==> inputs of harbor <==
==> flow/design.v <==
module ieee754multiplier (
    input logic clk, rst_n,
    input logic [31:0] a_i,
    input logic [31:0] b_i,
    input logic start_i,
    output logic done_o,
    output logic nan_o,
    output logic inifinit_o,
    output logic overflow_o,
    output logic underflow_o,
    output logic [31:0] product_o
);
typedef enum logic[1:0] {
    INITIAL_STATE = 2'b00,
    MULTIPLY_STEP = 2'b01,
    RESULT_VERIFICATION_STEP = 2'b10,
    DONE = 2'b11
} MULTIPLIER_FSM_STATE;
MULTIPLIER_FSM_STATE current_state;
logic [31:0] a_r, b_r;  
logic signal_a, signal_b;
logic [7:0] exponent_a, exponent_b;
logic [23:0] mantissa_a, mantissa_b;  
logic [47:0] mantissa_temp;
logic [9:0] exponent_temp;
logic [31:0] product_r;      
logic [1:0]  exponent_hi_r;  
always_comb begin : MULTIPLIER_COMB_BLOCK
    signal_a = a_r[31];  
    signal_b = b_r[31];  
    exponent_a = a_r[30:23];  
    exponent_b = b_r[30:23];  
    mantissa_a[23] = 1;
    mantissa_a[22:0] = a_r[22:0];   
    mantissa_b[23] = 1;
    mantissa_b[22:0] = b_r[22:0];   
    if (mantissa_a[22-:23] == 0 || mantissa_b[22-:23] == 0) begin  
        mantissa_temp = 0;  
        exponent_temp = 0;  
    end else begin
        mantissa_temp = mantissa_a * mantissa_b;  
        exponent_temp = exponent_a + exponent_b - 127;  
        if (mantissa_temp[47] == 1) begin  
            mantissa_temp = mantissa_temp >> 1;  
            exponent_temp = exponent_temp + 1;  
        end
    end
end
always_ff @(posedge clk, negedge rst_n) begin : MULTIPLIER_FF_BLOCK
    if(!rst_n) begin
        current_state <= INITIAL_STATE;
        a_r <= 32'b0;
        b_r <= 32'b0;
        product_r <= 32'b0;
        exponent_hi_r <= 2'b0;
        done_o <= 1'b0;
        nan_o <= 1'b0;
        inifinit_o <= 1'b0;
        overflow_o <= 1'b0;
        underflow_o <= 1'b0;
        product_o <= 32'b0;
    end else begin
        case (current_state)
            INITIAL_STATE, DONE: begin
                done_o <= 1'b0;
                if (start_i) begin
                    a_r <= a_i;
                    b_r <= b_i;
                    current_state <= MULTIPLY_STEP;
                end else begin
                    current_state <= INITIAL_STATE;
                end
            end
            MULTIPLY_STEP: begin
                product_r[31] <= signal_a ^ signal_b;  
                product_r[30:23] <= exponent_temp[7:0];  
                product_r[22:0] <= mantissa_temp[45:23];  
                exponent_hi_r <= exponent_temp[9:8];
                current_state <= RESULT_VERIFICATION_STEP;
            end
            RESULT_VERIFICATION_STEP: begin
                nan_o <= 1'b0;
                inifinit_o <= 1'b0;
                overflow_o <= 1'b0;
                underflow_o <= 1'b0;
                product_o <= product_r;
                if (product_r[30:23] == 8'hFF && product_r[22:0] != 23'b00) begin
                    nan_o <= 1'b1;
                    product_o <= 32'b00;
                end else if (product_r[30:23] == 8'b11111111 && product_r[22:0] == 23'b0) begin
                    inifinit_o <= 1'b1;
                end else if (exponent_hi_r[0] == 1'b1 || exponent_hi_r[1] == 1'b1) begin
                    overflow_o <= 1'b1;
                    product_o <= 32'h7FFFFFFF;
                end else if (product_r[30:23] == 8'b00000000) begin
                    underflow_o <= 1'b1;
                    product_o <= 32'b00;
                end
                done_o <= 1'b1;
                current_state <= DONE;
            end
        endcase
    end
end
endmodule
==> flow/run.sh <==
#!/bin/bash
# the make line also repeats each setting of config.mk as NAME=value (left out here)
make -C /OpenROAD-flow-scripts/flow DESIGN_CONFIG=/design/flow/config.mk WORK_HOME=/design/flow/orfs CLKGATE_MAP_FILE= finish
==> flow/config.mk <==
export PLATFORM = sky130hd
export DESIGN_NAME = ieee754multiplier
export DESIGN_NICKNAME = ieee754multiplier
export VERILOG_FILES = /design/flow/design.v
export SDC_FILE = /design/flow/constraint.sdc
export NUM_CORES = 4
export LEC_CHECK = 0
export CAP_MARGIN = 40
export CELL_PAD_IN_SITES_DETAIL_PLACEMENT = 0
export CORE_ASPECT_RATIO = 0.93
export CORE_MARGIN = 2
export CORE_UTILIZATION = 32
export CTS_CLUSTER_DIAMETER = 308
export CTS_CLUSTER_SIZE = 98
export GPL_TIMING_DRIVEN = 1
export MAX_ROUTING_LAYER = met5
export PLACE_DENSITY = 0.48
export SETUP_SLACK_MARGIN = -0.93
export SLEW_MARGIN = 25
export TNS_END_PERCENT = 25
==> flow/constraint.sdc <==
create_clock -name core_clock -period 9.79 [get_ports {clk}]
set_input_delay 1.9580 -clock core_clock [delete_from_list [all_inputs] [get_ports {clk}]]
set_output_delay 1.9580 -clock core_clock [all_outputs]
set_load 0.01 [all_outputs]
==> inputs of zinc, as changes to harbor <==
CORE_UTILIZATION = 72   (was 32)
CTS_CLUSTER_DIAMETER = 242   (was 308)
CTS_CLUSTER_SIZE = 21   (was 98)
PLACE_DENSITY = not set   (was 0.48)
SETUP_SLACK_MARGIN = -0.6   (was -0.93)
TNS_END_PERCENT = 10   (was 25)
==> flow/constraint.sdc (replaced) <==
create_clock -name core_clock -period 6.24 [get_ports {clk}]
set_input_delay 1.2480 -clock core_clock [delete_from_list [all_inputs] [get_ports {clk}]]
set_output_delay 1.2480 -clock core_clock [all_outputs]
set_load 0.01 [all_outputs]
==> impl_metrics.yaml <==
# synthesis and place-and-route metrics
layout:
  clkbuf_count: 17
  design_area_um2: 30600
  comb_cells: 1761
sta:
  fin_ws_ps: -1470
  setup_viol_count_final: 33
run_status:
  status: "complete, but fails checks"
  failed_checks: "setup timing"
setup_path:
  r2r-start: "b_r[13]"
  critPathCapture: "product_r[3]"
clock_network:
  clk_pin_slew_ps: 90
floorplan:
  die_y_um: 183
routing:
  drt_first_pass_iters: 9
(the above is from zinc)
==> impl_metrics.yaml <==
# synthesis and place-and-route metrics
clock_network:
  clk_pin_slew_ps: 100
run_status:
  status: "finished clean"
layout:
  design_area_um2: 27700
  clkbuf_count: 18
routing:
  drt_first_pass_iters: 5
setup_path:
  critPathCapture: "product_r[8]"
(the above is from harbor)

---

==> job 374 <==
RTL: the design.v shown in full above, as it stands there.
make LEC_CHECK=0 CAP_MARGIN=20 CORE_ASPECT_RATIO=0.5 CORE_MARGIN=2 CORE_UTILIZATION=72 CTS_CLUSTER_DIAMETER=154 CTS_CLUSTER_SIZE=100 SLEW_MARGIN=20 finish   # period 9.0 ns
run.sh (not shown) runs the stock make flow with config.mk's settings and CLKGATE_MAP_FILE=.
==> inputs of job 7766, as changes to job 374 <==
- ABC_AREA: unset -> 1
- CELL_PAD_IN_SITES_DETAIL_PLACEMENT: unset -> 1
- CORE_ASPECT_RATIO: 0.5 -> 1.21
- CORE_UTILIZATION: 72 -> 42
- CTS_CLUSTER_DIAMETER: 154 -> 189
- CTS_CLUSTER_SIZE: 100 -> unset
- GPL_ROUTABILITY_DRIVEN: unset -> 0
- GPL_TIMING_DRIVEN: unset -> 1
- SETUP_SLACK_MARGIN: unset -> -0.8
- TNS_END_PERCENT: unset -> 35
==> inputs of job 5420, as changes to job 374 <==
- ABC_AREA: unset -> 1
- CORE_ASPECT_RATIO: 0.5 -> unset
- CTS_CLUSTER_DIAMETER: 154 -> 370
- CTS_CLUSTER_SIZE: 100 -> 95
- PLACE_DENSITY: unset -> 0.39
==> flow/constraint.sdc (replaced) <==
create_clock -name core_clock -period 3.48 [get_ports {clk}]
set_input_delay 0.6960 -clock core_clock [delete_from_list [all_inputs] [get_ports {clk}]]
set_output_delay 0.6960 -clock core_clock [all_outputs]
set_load 0.01 [all_outputs]
==> git commit body <==
Record implementation results from latest flow run

- Sorting the synthesized cells by how often they occur yields 1,149 x nand2_1, 1,001 x inv_1, 482 x fa_1, 185 x ha_1, 145 x clkbuf_1.
- Gates resized during post-CTS repair numbered 0.
- Final wirelength: 79.9 mm
- Combinational share of cell area: 0.645
- According to the timing report, the critical path is captured at product_r[27]$_DFFE_PN0P_.
- Routed length on met1: 32.7 mm
* Worst Setup Start Kind: register
- The run finished with no timing, DRC or antenna violations.
- By area the synthesized netlist is led by fa_1 36%, nand2_1 16%, inv_1 14%.
- The detailed placer reported the number of placed instances as about 4,400.
* Drt via density: approximately 5.0
* Slew headroom: 0.270
- Drt first pass iters: 5
- Starting utilization of the core area: 0.424
- Clock transition at the registers of the reported paths: 0.07 ns
* Area taken by flip-flops and latches: around 3500 sq um
# the run above: job 7766

==> git commit body <==
Record implementation results from latest flow run

- The run finished with no timing, DRC or antenna violations.
- For reference, the top cells by area after synthesis are fa_1 39%, dfrtp_1 14%, inv_1 10%.
- According to the timing report, the critical path is captured at product_r[4]$_DFFE_PN0P_.
- Combinational share of cell area: 0.680
- Per the slew report, the remaining headroom to the max-slew limit stands at 0.223.
* Starting utilization of the core area: 0.740
- On the reported timing paths, the clock transition at the registers reads 0.09 ns.
- In the per-layer breakdown of the detailed-route log, met1 shows 26.2 mm.
- Cell resize tally after clock tree synthesis: 0
# the run above: job 374

==> git commit body <==
Refresh implementation metrics

- The run ended at global routing.
* Placed inst area: between 30,000 and 40,000 sq um
- Ranking of synthesized cells by area: fa_1 36%, nand2_1 16%, inv_1 14%
- Ranking of synthesized cells by instance count: 1,149 x nand2_1, 1,001 x inv_1, 482 x fa_1, 185 x ha_1, 145 x clkbuf_1
- The report lists the number of cells resized after CTS as 112.
- Counting tap cells, the placed design contains a total of 4,318 instances.
- The tool reported: "[ERROR GRT-0232] Routing congestion too high. Check the congestion heatmap in the GUI".
- Starting utilization of the core area: 0.728
* Status: did not finish
- Total routing usage reported by global routing: 0.867
# the run above: job 5420


---

==> job 5760: inputs <==
RTL: the design.v shown in full above, as it stands there.
Settings: LEC_CHECK=0, CAP_MARGIN=0, CELL_PAD_IN_SITES_DETAIL_PLACEMENT=0, CORE_ASPECT_RATIO=0.93, CORE_MARGIN=2, CORE_UTILIZATION=72, CTS_CLUSTER_DIAMETER=308, CTS_CLUSTER_SIZE=14, GPL_TIMING_DRIVEN=1, MAX_ROUTING_LAYER=met5, SETUP_SLACK_MARGIN=3.73, SLEW_MARGIN=25; clock period 14.2 ns.
==> inputs of job 646, as changes to job 5760 <==
==> flow/config.mk (replaced) <==
export PLATFORM = sky130hd
export DESIGN_NAME = ieee754multiplier
export DESIGN_NICKNAME = ieee754multiplier
export VERILOG_FILES = /design/flow/design.v
export SDC_FILE = /design/flow/constraint.sdc
export NUM_CORES = 4
export LEC_CHECK = 0
export CAP_MARGIN = 15
export CORE_MARGIN = 2
export CORE_UTILIZATION = 72
export CTS_CLUSTER_SIZE = 36
export HOLD_SLACK_MARGIN = -0.1
export SLEW_MARGIN = 20
==> flow/constraint.sdc (replaced) <==
create_clock -name core_clock -period 6.8 [get_ports {clk}]
set_input_delay 1.3600 -clock core_clock [delete_from_list [all_inputs] [get_ports {clk}]]
set_output_delay 1.3600 -clock core_clock [all_outputs]
set_load 0.01 [all_outputs]
==> inputs of job 9816, as changes to job 5760 <==
--- a/flow/config.mk
+++ b/flow/config.mk
@@ -7,3 +7,3 @@
 export LEC_CHECK = 0
-export CAP_MARGIN = 0
+export CAP_MARGIN = 15
 export CELL_PAD_IN_SITES_DETAIL_PLACEMENT = 0
@@ -12,7 +12,7 @@
 export CORE_UTILIZATION = 72
-export CTS_CLUSTER_DIAMETER = 308
-export CTS_CLUSTER_SIZE = 14
+export CTS_CLUSTER_DIAMETER = 242
+export CTS_CLUSTER_SIZE = 21
 export GPL_TIMING_DRIVEN = 1
 export MAX_ROUTING_LAYER = met5
-export SETUP_SLACK_MARGIN = 3.73
+export SETUP_SLACK_MARGIN = 1.59
 export SLEW_MARGIN = 25
==> flow/constraint.sdc (replaced) <==
create_clock -name core_clock -period 6.24 [get_ports {clk}]
set_input_delay 1.2480 -clock core_clock [delete_from_list [all_inputs] [get_ports {clk}]]
set_output_delay 1.2480 -clock core_clock [all_outputs]
set_load 0.01 [all_outputs]
==> comparison <==
- Job 9816 completed, yet does not pass: setup timing. Job 5760 passed the timing, DRC and antenna checks. Job 646 completed, yet does not pass: setup timing.
- Register-to-register slack: job 9816 < job 646 < job 5760.
- First-iteration DRC count: job 5760 < job 646 < job 9816.
- In die size, job 5760 and job 9816 do not differ.
- Of job 5760 and job 646, job 646 has the higher non-clock buffer count (gap 254).
==> figures <==
metric	job 9816	job 5760	job 646
Result of the run	finished with violations	complete, no violations	finished with violations
Reasons for failing layout checks	setup timing	-	setup timing
Area inside the core boundary	33,900 um2	33,900 um2	33,700 um2
Setup WS pre-CTS	-1010 ps	5890 ps	-467 ps
Sequential standard cell area	3530 um2	3490 um2	3510 um2
Minimum setup slack in the final design	-1320 ps	5630 ps	-377 ps
Stage-log warning count	34	29	31
Final Cycle Share	121%	60.4%	106%
Pre-Repair DR Iteration Count	9	6	6
Number of standard cells in the layout, taps in and fillers out	3,537	3,168	3,439
